==> inputs of job 7615 <==
## master_top
module master_top#(
    parameter DATA_WIDTH = 32,
    parameter ADDR_WIDTH = 32,
    parameter BRAM_QUANTITY = 6,
    parameter INTERNAL_ADDR_RANGE = 128
)(
    input                           clk,
    input                           areset,
    input  logic [             3:0] awid_i,
    input  logic [ADDR_WIDTH - 1:0] awaddr_i,
    input  logic                    awvalid_i,
    output logic                    awready_o,
    input  logic [             3:0] wid_i,
    input  logic [DATA_WIDTH - 1:0] wdata_i,
    input  logic [             3:0] wstrb_i,
    input  logic                    wlast_i,
    input  logic                    wvalid_i,
    output logic                    wready_o,
    input  logic [             3:0] arid_i,
    input  logic [ADDR_WIDTH - 1:0] araddr_i,
    input  logic                    arvalid_i,
    output logic                    arready_o,
    output logic [             3:0] rid_o,
    output logic [DATA_WIDTH - 1:0] rdata_o,
    output logic                    rlast_o,
    output logic                    rvalid_o,
    input  logic                    rready_i,
    output logic [             3:0] bid_o,
    output logic [             1:0] bresp_o,
    output logic                    bvalid_o,
    input  logic                    bready_i,
    output logic [             3:0] m_awid_o,
    output logic [             7:0] m_awlen_o,
    output logic [             2:0] m_awsize_o,
    output logic [             1:0] m_awburst_o,
    output logic [ADDR_WIDTH - 1:0] m_awaddr_o,
    output logic                    m_awvalid_o,
    input  logic                    m_awready_i,
    output logic [             3:0] m_wid_o,
    output logic [DATA_WIDTH - 1:0] m_wdata_o,
    output logic [             3:0] m_wstrb_o,
    output logic                    m_wlast_o,
    output logic                    m_wvalid_o,
    input  logic                    m_wready_i,
    input  logic [             3:0] m_bid_i,
    input  logic [             1:0] m_bresp_i,
    input  logic                    m_bvalid_i,
    output logic                    m_bready_o
);
Settings: LEC_CHECK=0, CAP_MARGIN=20, CORE_ASPECT_RATIO=0.92, CORE_MARGIN=2, CORE_UTILIZATION=71, CTS_CLUSTER_SIZE=29, HOLD_SLACK_MARGIN=-0.09, PLACE_DENSITY=0.65, SETUP_SLACK_MARGIN=-0.3, SLEW_MARGIN=20; clock period 3.26 ns.
run.sh (not shown) runs the stock make flow with config.mk's settings and CLKGATE_MAP_FILE=.
==> job 723 (differences from job 7615) <==
Settings changed: CORE_ASPECT_RATIO 0.92 to default, CORE_UTILIZATION 71 to 40, CTS_CLUSTER_SIZE 29 to default, HOLD_SLACK_MARGIN -0.09 to default, PLACE_DENSITY 0.65 to 0.6, SETUP_SLACK_MARGIN -0.3 to default.
==> flow/constraint.sdc (replaced) <==
create_clock -name core_clock -period 8.0 [get_ports {clk}]
set_input_delay 1.6000 -clock core_clock [delete_from_list [all_inputs] [get_ports {clk}]]
set_output_delay 1.6000 -clock core_clock [all_outputs]
set_load 0.01 [all_outputs]
==> impl_metrics.csv <==
group,metric,value,unit
run_status,outcome,"complete, no violations",
timing,fin_crit,5800,ps
grt,met3_usage,0.0338,
grt,grtUsageMet1,0.285,
drt,drt_wl_total,51.8,mm
timing,slew_headroom,0.273,
power_and_ir_drop,power_leakage,10.9,nW
critical_path,rrSetupSlack,4490,ps
critical_path,crit_chain,"and3_2 -> and3_1 -> nand2_1 -> xnor2_1 -> ha_1 -> a21o_1 -> a21oi_1 -> o2111ai_1 -> nor4_1 -> o211ai_1 -> or3_1 -> clkdlybuf4s50_1",
That was job 723.
==> impl_metrics.csv <==
group,metric,value,unit
run_status,outcome,"failed layout checks",
run_status,violations,"setup timing",
grt,met3_usage,0.0866,
drt,drt_wl_total,57.6,mm
timing,setup_viol,1,
timing,layout_setup_ws,-705,ps
critical_path,crit_chain,"and3_4 -> and3_4 -> nand2_4 -> xnor2_2 -> ha_1 -> a21o_1 -> a21oi_2 -> o2111ai_2 -> nor4_2 -> o211ai_1 -> or3_4 -> buf_6",
That was job 7615.

==> branch fjord <==
master_top again, from the RTL that the note above started with.
==> flow/config.mk <==
export PLATFORM = sky130hd
export DESIGN_NAME = master_top
export DESIGN_NICKNAME = master_top
export VERILOG_FILES = /design/flow/design.v
export SDC_FILE = /design/flow/constraint.sdc
export NUM_CORES = 4
export LEC_CHECK = 0
export CAP_MARGIN = 20
export CELL_PAD_IN_SITES_DETAIL_PLACEMENT = 0
export CORE_ASPECT_RATIO = 0.94
export CORE_MARGIN = 2
export CORE_UTILIZATION = 72
export CTS_CLUSTER_SIZE = 40
export GPL_ROUTABILITY_DRIVEN = 1
export HOLD_SLACK_MARGIN = -0.08
export MIN_ROUTING_LAYER = met1
export PLACE_DENSITY = 0.65
export SETUP_SLACK_MARGIN = -0.31
export SLEW_MARGIN = 20
export TNS_END_PERCENT = 85
==> flow/constraint.sdc <==
create_clock -name core_clock -period 3.28 [get_ports {clk}]
set_input_delay 0.6560 -clock core_clock [delete_from_list [all_inputs] [get_ports {clk}]]
set_output_delay 0.6560 -clock core_clock [all_outputs]
set_load 0.01 [all_outputs]
==> branch violet (differences from branch fjord) <==
==> flow/config.mk (replaced) <==
export PLATFORM = sky130hd
export DESIGN_NAME = master_top
export DESIGN_NICKNAME = master_top
export VERILOG_FILES = /design/flow/design.v
export SDC_FILE = /design/flow/constraint.sdc
export NUM_CORES = 4
export LEC_CHECK = 0
export CAP_MARGIN = 20
export CELL_PAD_IN_SITES_GLOBAL_PLACEMENT = 1
export CORE_MARGIN = 2
export CORE_UTILIZATION = 40
export PLACE_DENSITY = 0.6
export SLEW_MARGIN = 20
export TNS_END_PERCENT = 65
==> flow/constraint.sdc (replaced) <==
create_clock -name core_clock -period 8.0 [get_ports {clk}]
set_input_delay 1.6000 -clock core_clock [delete_from_list [all_inputs] [get_ports {clk}]]
set_output_delay 1.6000 -clock core_clock [all_outputs]
set_load 0.01 [all_outputs]
==> results.txt <==
Notes on the flow outputs.

- The run finished with no timing, DRC or antenna violations.
- The number of global-route vias before repair was 13860.
- The reg-to-reg endpoint is axi_master_0.current_burst_cnt[1]$_DFFE_PN0P_.
- The maximum number of pins on one net before global-route repair reads 122.
- The transition at the pin with the smallest max-transition slack reads 1.029 ns.
- The final worst-path setup slack reads 2.205 ns.
- The final design instance area without fill reads 0.02327 sq mm.
- The wire length of the first global-routing pass reads 84.49 mm.
That was branch violet.
==> results.txt <==
Notes on the flow outputs.

- The run did not pass the layout checks because of setup timing.
- The final design instance area without fill reads 0.02362 sq mm.
- The reg-to-reg endpoint reads axi_master_0.current_burst_cnt[6]$_DFFE_PN0P_.
- The run finished, with violations left.
- The transition at the pin with the smallest max-transition slack is 0.9653 ns.
- The final worst-path setup slack reads -0.6158 ns.
- The total of endpoints with negative setup slack in the final report is 11.
- The number of global-route vias before repair came to 16580.
That was branch fjord.
